==> flow/design.v <==
`timescale 1ns / 1ps
module gain_core #(
    parameter integer DWIDTH = 16,  
    parameter integer GWIDTH = 16,  
    parameter integer FBITS  = 12   
)(
    input  wire                     clk,
    input  wire                     rst_n,      
    input  wire                     ce,         
    input  wire                     en,         
    input  wire signed [DWIDTH-1:0] data_i,     
    input  wire signed [GWIDTH-1:0] data_gain,  
    output reg  signed [DWIDTH-1:0] data_o      
);
    wire signed [DWIDTH+GWIDTH-1:0] mult_raw;
    wire signed [DWIDTH+GWIDTH-1:0] mult_rounded;
    wire signed [DWIDTH+GWIDTH-1-FBITS:0] mult_scaled;
    localparam signed [DWIDTH-1:0] MAX_VAL = {1'b0, {(DWIDTH-1){1'b1}}};  
    localparam signed [DWIDTH-1:0] MIN_VAL = {1'b1, {(DWIDTH-1){1'b0}}};  
    assign mult_raw = data_i * data_gain;
    assign mult_rounded = mult_raw + (1 << (FBITS-1));
    assign mult_scaled = mult_rounded >>> FBITS;
    always @(posedge clk) begin
        if (!rst_n) begin
            data_o <= 0;
        end else if (ce) begin
            if (!en) begin
                data_o <= data_i;
            end else begin
                if (mult_scaled > MAX_VAL) begin
                    data_o <= MAX_VAL;
                end else if (mult_scaled < MIN_VAL) begin
                    data_o <= MIN_VAL;
                end else begin
                    data_o <= mult_scaled[DWIDTH-1:0];
                end
            end
        end
    end
endmodule
`timescale 1ns / 1ps
module axis_gain_wrapper #(
    parameter integer C_S_AXI_DATA_WIDTH = 32,
    parameter integer C_S_AXI_ADDR_WIDTH = 4,
    parameter integer AUDIO_WIDTH        = 16,
    parameter integer GAIN_FBITS         = 12
)(
    input  wire aclk,
    input  wire aresetn,
    input  wire [31:0] s_axis_tdata,
    input  wire        s_axis_tlast,
    input  wire        s_axis_tvalid,
    output wire        s_axis_tready,
    output wire [31:0] m_axis_tdata,
    output wire        m_axis_tlast,
    output wire        m_axis_tvalid,
    input  wire        m_axis_tready,
    input  wire [C_S_AXI_ADDR_WIDTH-1:0] s_axi_awaddr,
    input  wire                          s_axi_awvalid,
    output reg                           s_axi_awready,
    input  wire [C_S_AXI_DATA_WIDTH-1:0] s_axi_wdata,
    input  wire [3:0]                    s_axi_wstrb,
    input  wire                          s_axi_wvalid,
    output reg                           s_axi_wready,
    output reg  [1:0]                    s_axi_bresp,
    output reg                           s_axi_bvalid,
    input  wire                          s_axi_bready,
    input  wire [C_S_AXI_ADDR_WIDTH-1:0] s_axi_araddr,
    input  wire                          s_axi_arvalid,
    output reg                           s_axi_arready,
    output reg  [C_S_AXI_DATA_WIDTH-1:0] s_axi_rdata,
    output reg  [1:0]                    s_axi_rresp,
    output reg                           s_axi_rvalid,
    input  wire                          s_axi_rready
);
    reg [31:0] reg_control;
    reg [31:0] reg_gain_l;
    reg [31:0] reg_gain_r;
    wire [1:0] addr_w = s_axi_awaddr[3:2];
    wire [1:0] addr_r = s_axi_araddr[3:2];
    always @(posedge aclk) begin
        if (!aresetn) begin
            s_axi_awready <= 1'b0;
            s_axi_wready  <= 1'b0;
            s_axi_bvalid  <= 1'b0;
            s_axi_bresp   <= 2'b00;
            reg_control <= 32'b0;
            reg_gain_l  <= 32'h0000_1000;  
            reg_gain_r  <= 32'h0000_1000;
        end else begin
            if (!s_axi_awready && s_axi_awvalid && s_axi_wvalid) begin
                s_axi_awready <= 1'b1;
                s_axi_wready  <= 1'b1;
                case (addr_w)
                    2'h0: reg_control <= s_axi_wdata;
                    2'h1: reg_gain_l  <= s_axi_wdata;
                    2'h2: reg_gain_r  <= s_axi_wdata;
                    default: ;
                endcase
            end else begin
                s_axi_awready <= 1'b0;
                s_axi_wready  <= 1'b0;
            end
            if (s_axi_awready && !s_axi_bvalid) begin
                s_axi_bvalid <= 1'b1;
                s_axi_bresp  <= 2'b00;
            end else if (s_axi_bready) begin
                s_axi_bvalid <= 1'b0;
            end
        end
    end
    always @(posedge aclk) begin
        if (!aresetn) begin
            s_axi_arready <= 1'b0;
            s_axi_rvalid  <= 1'b0;
            s_axi_rdata   <= 32'b0;
            s_axi_rresp   <= 2'b00;
        end else begin
            if (!s_axi_arready && s_axi_arvalid) begin
                s_axi_arready <= 1'b1;
                s_axi_rvalid  <= 1'b1;
                case (addr_r)
                    2'h0: s_axi_rdata <= reg_control;
                    2'h1: s_axi_rdata <= reg_gain_l;
                    2'h2: s_axi_rdata <= reg_gain_r;
                    default: s_axi_rdata <= 32'b0;
                endcase
            end else begin
                s_axi_arready <= 1'b0;
                if (s_axi_rvalid && s_axi_rready)
                    s_axi_rvalid <= 1'b0;
            end
        end
    end
    reg valid_d;
    reg last_d;
    wire stream_ready = m_axis_tready || !valid_d;
    assign s_axis_tready = stream_ready;
    assign m_axis_tvalid = valid_d;
    assign m_axis_tlast  = last_d;
    wire core_ce     = stream_ready;
    wire gain_enable = reg_control[0];
    gain_core #(
        .DWIDTH(AUDIO_WIDTH),
        .GWIDTH(16),
        .FBITS (GAIN_FBITS)
    ) u_gain_l (
        .clk       (aclk),
        .rst_n     (aresetn),
        .ce        (core_ce),
        .en        (gain_enable),
        .data_i    (s_axis_tdata[15:0]),
        .data_gain (reg_gain_l[15:0]),
        .data_o    (m_axis_tdata[15:0])
    );
    gain_core #(
        .DWIDTH(AUDIO_WIDTH),
        .GWIDTH(16),
        .FBITS (GAIN_FBITS)
    ) u_gain_r (
        .clk       (aclk),
        .rst_n     (aresetn),
        .ce        (core_ce),
        .en        (gain_enable),
        .data_i    (s_axis_tdata[31:16]),
        .data_gain (reg_gain_r[15:0]),
        .data_o    (m_axis_tdata[31:16])
    );
    always @(posedge aclk) begin
        if (!aresetn) begin
            valid_d <= 1'b0;
            last_d  <= 1'b0;
        end else if (stream_ready) begin
            valid_d <= s_axis_tvalid;
            last_d  <= s_axis_tlast;
        end
    end
endmodule
==> flow/config.mk <==
export PLATFORM = sky130hd
export DESIGN_NAME = axis_gain_wrapper
export DESIGN_NICKNAME = axis_gain_wrapper
export VERILOG_FILES = /design/flow/design.v
export SDC_FILE = /design/flow/constraint.sdc
export NUM_CORES = 4
export LEC_CHECK = 0
export ABC_AREA = 1
export CAP_MARGIN = 0
export CORE_ASPECT_RATIO = 1.76
export CORE_MARGIN = 2
export CORE_UTILIZATION = 72
export CTS_CLUSTER_DIAMETER = 319
export CTS_CLUSTER_SIZE = 72
export HOLD_SLACK_MARGIN = 0.29
export PLACE_DENSITY_LB_ADDON = 0.06
export SETUP_SLACK_MARGIN = 2.58
export SLEW_MARGIN = 20
export TNS_END_PERCENT = 5
==> flow/constraint.sdc <==
create_clock -name core_clock -period 8.77 [get_ports {aclk}]
set_input_delay 1.7540 -clock core_clock [delete_from_list [all_inputs] [get_ports {aclk}]]
set_output_delay 1.7540 -clock core_clock [all_outputs]
set_load 0.01 [all_outputs]
run.sh (not shown) runs the stock make flow with config.mk's settings and CLKGATE_MAP_FILE=.
==> next run, changes <==
Settings changed: ABC_AREA 1 to default, CAP_MARGIN 0 to 20, CORE_ASPECT_RATIO 1.76 to default, CORE_UTILIZATION 72 to 40, CTS_CLUSTER_DIAMETER 319 to default, CTS_CLUSTER_SIZE 72 to default, HOLD_SLACK_MARGIN 0.29 to default, PLACE_DENSITY_LB_ADDON 0.06 to default, SETUP_SLACK_MARGIN 2.58 to default, TNS_END_PERCENT 5 to default.
Clock period 8.77 ns to 8.0 ns, I/O delays scaled along.
The changed run ran to the end with no violations. Area after synthesis drops by about 6%. Clock-buffer cell count increases by 1. Wire length came out lower by 24%. Clock power goes up by about 6%. Clock skew is higher by 0.0064 ns. Register-to-register slack degrades by 0.64 ns. Sequential cell count stays the same. Design area came out lower by about 2.7%. Cell count went down by 5.6%. Total power is lower by 25%.
==> next run, changes <==
Settings changed: CORE_ASPECT_RATIO from default to 0.69, CORE_UTILIZATION 40 to 29, GPL_TIMING_DRIVEN from default to 1, HOLD_SLACK_MARGIN from default to -0.1, PLACE_DENSITY from default to 0.56, TNS_END_PERCENT from default to 25.
Result: The changed run finished clean. Sequential share of layout area fell by 0.27 points. First-iteration DRC count went up by 28%. Final area increases by 2.5%.
==> next run, changes <==
Settings changed: CORE_ASPECT_RATIO 0.69 to default, CORE_UTILIZATION 29 to 70, CTS_CLUSTER_DIAMETER from default to 146, CTS_CLUSTER_SIZE from default to 50, GPL_TIMING_DRIVEN 1 to default, HOLD_SLACK_MARGIN -0.1 to default, PLACE_DENSITY 0.56 to default, TNS_END_PERCENT 25 to default.
The new run produced a clean layout.
Worst setup slack degrades by 0.041 ns.
Global-route usage went up by 22 points.
Cell area is lower by 3.2%.
Wire length fell by 2.0%.
==> next run, changes <==
Settings changed: ABC_AREA from default to 1, CELL_PAD_IN_SITES_DETAIL_PLACEMENT from default to 2, CORE_ASPECT_RATIO from default to 0.69, CORE_UTILIZATION 70 to 29, CTS_CLUSTER_DIAMETER 146 to default, CTS_CLUSTER_SIZE 50 to default, GPL_TIMING_DRIVEN from default to 1, HOLD_SLACK_MARGIN from default to -0.1, MAX_ROUTING_LAYER from default to met4, MIN_ROUTING_LAYER from default to met2, PLACE_DENSITY from default to 0.56, SETUP_SLACK_MARGIN from default to 0.84, SLEW_MARGIN 20 to 25, TNS_END_PERCENT from default to 30.
- The changed run ended with an error in global routing
- synthesized area grows by a few percent
- synthesized cell count grows by a quarter to a third
- die size grows to 2.5 times its value

* * *

// axis_gain_wrapper: RTL as listed in full above, without the edits since
Settings: LEC_CHECK=0, CAP_MARGIN=20, CORE_MARGIN=2, CORE_UTILIZATION=40, CTS_CLUSTER_DIAMETER=358, CTS_CLUSTER_SIZE=78, PLACE_DENSITY=0.37, SLEW_MARGIN=20; clock period 8.0 ns.
The starting point completed without violations.
Next try:
- CELL_PAD_IN_SITES_GLOBAL_PLACEMENT: not set -> 1
- CORE_ASPECT_RATIO: not set -> 0.59
- CORE_UTILIZATION: 40 -> 21
- CTS_CLUSTER_DIAMETER: 358 -> 40
- CTS_CLUSTER_SIZE: 78 -> 57
- GPL_ROUTABILITY_DRIVEN: not set -> 1
- GPL_TIMING_DRIVEN: not set -> 0
- HOLD_SLACK_MARGIN: not set -> 0.1
- MAX_ROUTING_LAYER: not set -> met4
- PLACE_DENSITY: 0.37 -> not set
- SETUP_SLACK_MARGIN: not set -> 1.36
- TNS_END_PERCENT: not set -> 65
What happened: Clock-buffer cell count does not change. Sequential share of layout area shrinks by 0.67 points. Die area grows by 89%. Cell area grows by 6.7%. Cell count grows by 20%. Utilization shrinks by 22 points. Via count grows by 2.2%.
Next try:
- CTS_CLUSTER_DIAMETER: 40 -> 149
- MAX_ROUTING_LAYER: met4 -> not set
- TNS_END_PERCENT: 65 -> 20
Result: Power fell by a little under a tenth. Via count decreases by a few percent. Non-clock buffer count fell by 65. Global-route usage falls by 1.2 points. Clock skew rises by 12 ps. Routed wire length went down by a few percent. Clock power goes down slightly. Design area came out lower by a few percent.
Next try:
- CELL_PAD_IN_SITES_GLOBAL_PLACEMENT: 1 -> not set
- CORE_ASPECT_RATIO: 0.59 -> 0.69
- CORE_UTILIZATION: 21 -> 29
- CTS_CLUSTER_DIAMETER: 149 -> not set
- CTS_CLUSTER_SIZE: 57 -> not set
- GPL_ROUTABILITY_DRIVEN: 1 -> not set
- GPL_TIMING_DRIVEN: 0 -> 1
- HOLD_SLACK_MARGIN: 0.1 -> -0.1
- MIN_ROUTING_LAYER: not set -> met2
- PLACE_DENSITY: not set -> 0.56
- SETUP_SLACK_MARGIN: 1.36 -> not set
- TNS_END_PERCENT: 20 -> 5
Result:
- The changed run ran to the end with no violations
- total power grows by 3.7%
- fmax falls by about 4%
- die size came out lower by about 27%
Next try:
- CELL_PAD_IN_SITES_GLOBAL_PLACEMENT: not set -> 1
- CORE_ASPECT_RATIO: 0.69 -> 0.59
- CORE_UTILIZATION: 29 -> 38
- CTS_CLUSTER_DIAMETER: not set -> 149
- CTS_CLUSTER_SIZE: not set -> 57
- GPL_ROUTABILITY_DRIVEN: not set -> 0
- GPL_TIMING_DRIVEN: 1 -> 0
- HOLD_SLACK_MARGIN: -0.1 -> 0.1
- MIN_ROUTING_LAYER: met2 -> not set
- PLACE_DENSITY: 0.56 -> not set
- TNS_END_PERCENT: 5 -> 20
Routed wire length rose by 8.3%. Fmax rose by 0.54%. Global-route usage fell by 0.58 points. Setup slack gets better by 43 ps. Power fell by 7.5%. Die size fell by 23%. Sequential share of layout area rose by 0.77 points. Synthesized cell count is unchanged.
Next try:
- CELL_PAD_IN_SITES_GLOBAL_PLACEMENT: 1 -> not set
- CORE_ASPECT_RATIO: 0.59 -> not set
- CORE_UTILIZATION: 38 -> 40
- CTS_CLUSTER_DIAMETER: 149 -> not set
- CTS_CLUSTER_SIZE: 57 -> not set
- GPL_ROUTABILITY_DRIVEN: 0 -> not set
- HOLD_SLACK_MARGIN: 0.1 -> not set
- TNS_END_PERCENT: 20 -> 25
=> Clock power increases by a few percent; die size decreases by a few percent; wire length decreases by roughly a tenth; clock-buffer cell count increases by 1.
Power figures rest on the tool's default switching activity, not on a simulated workload.
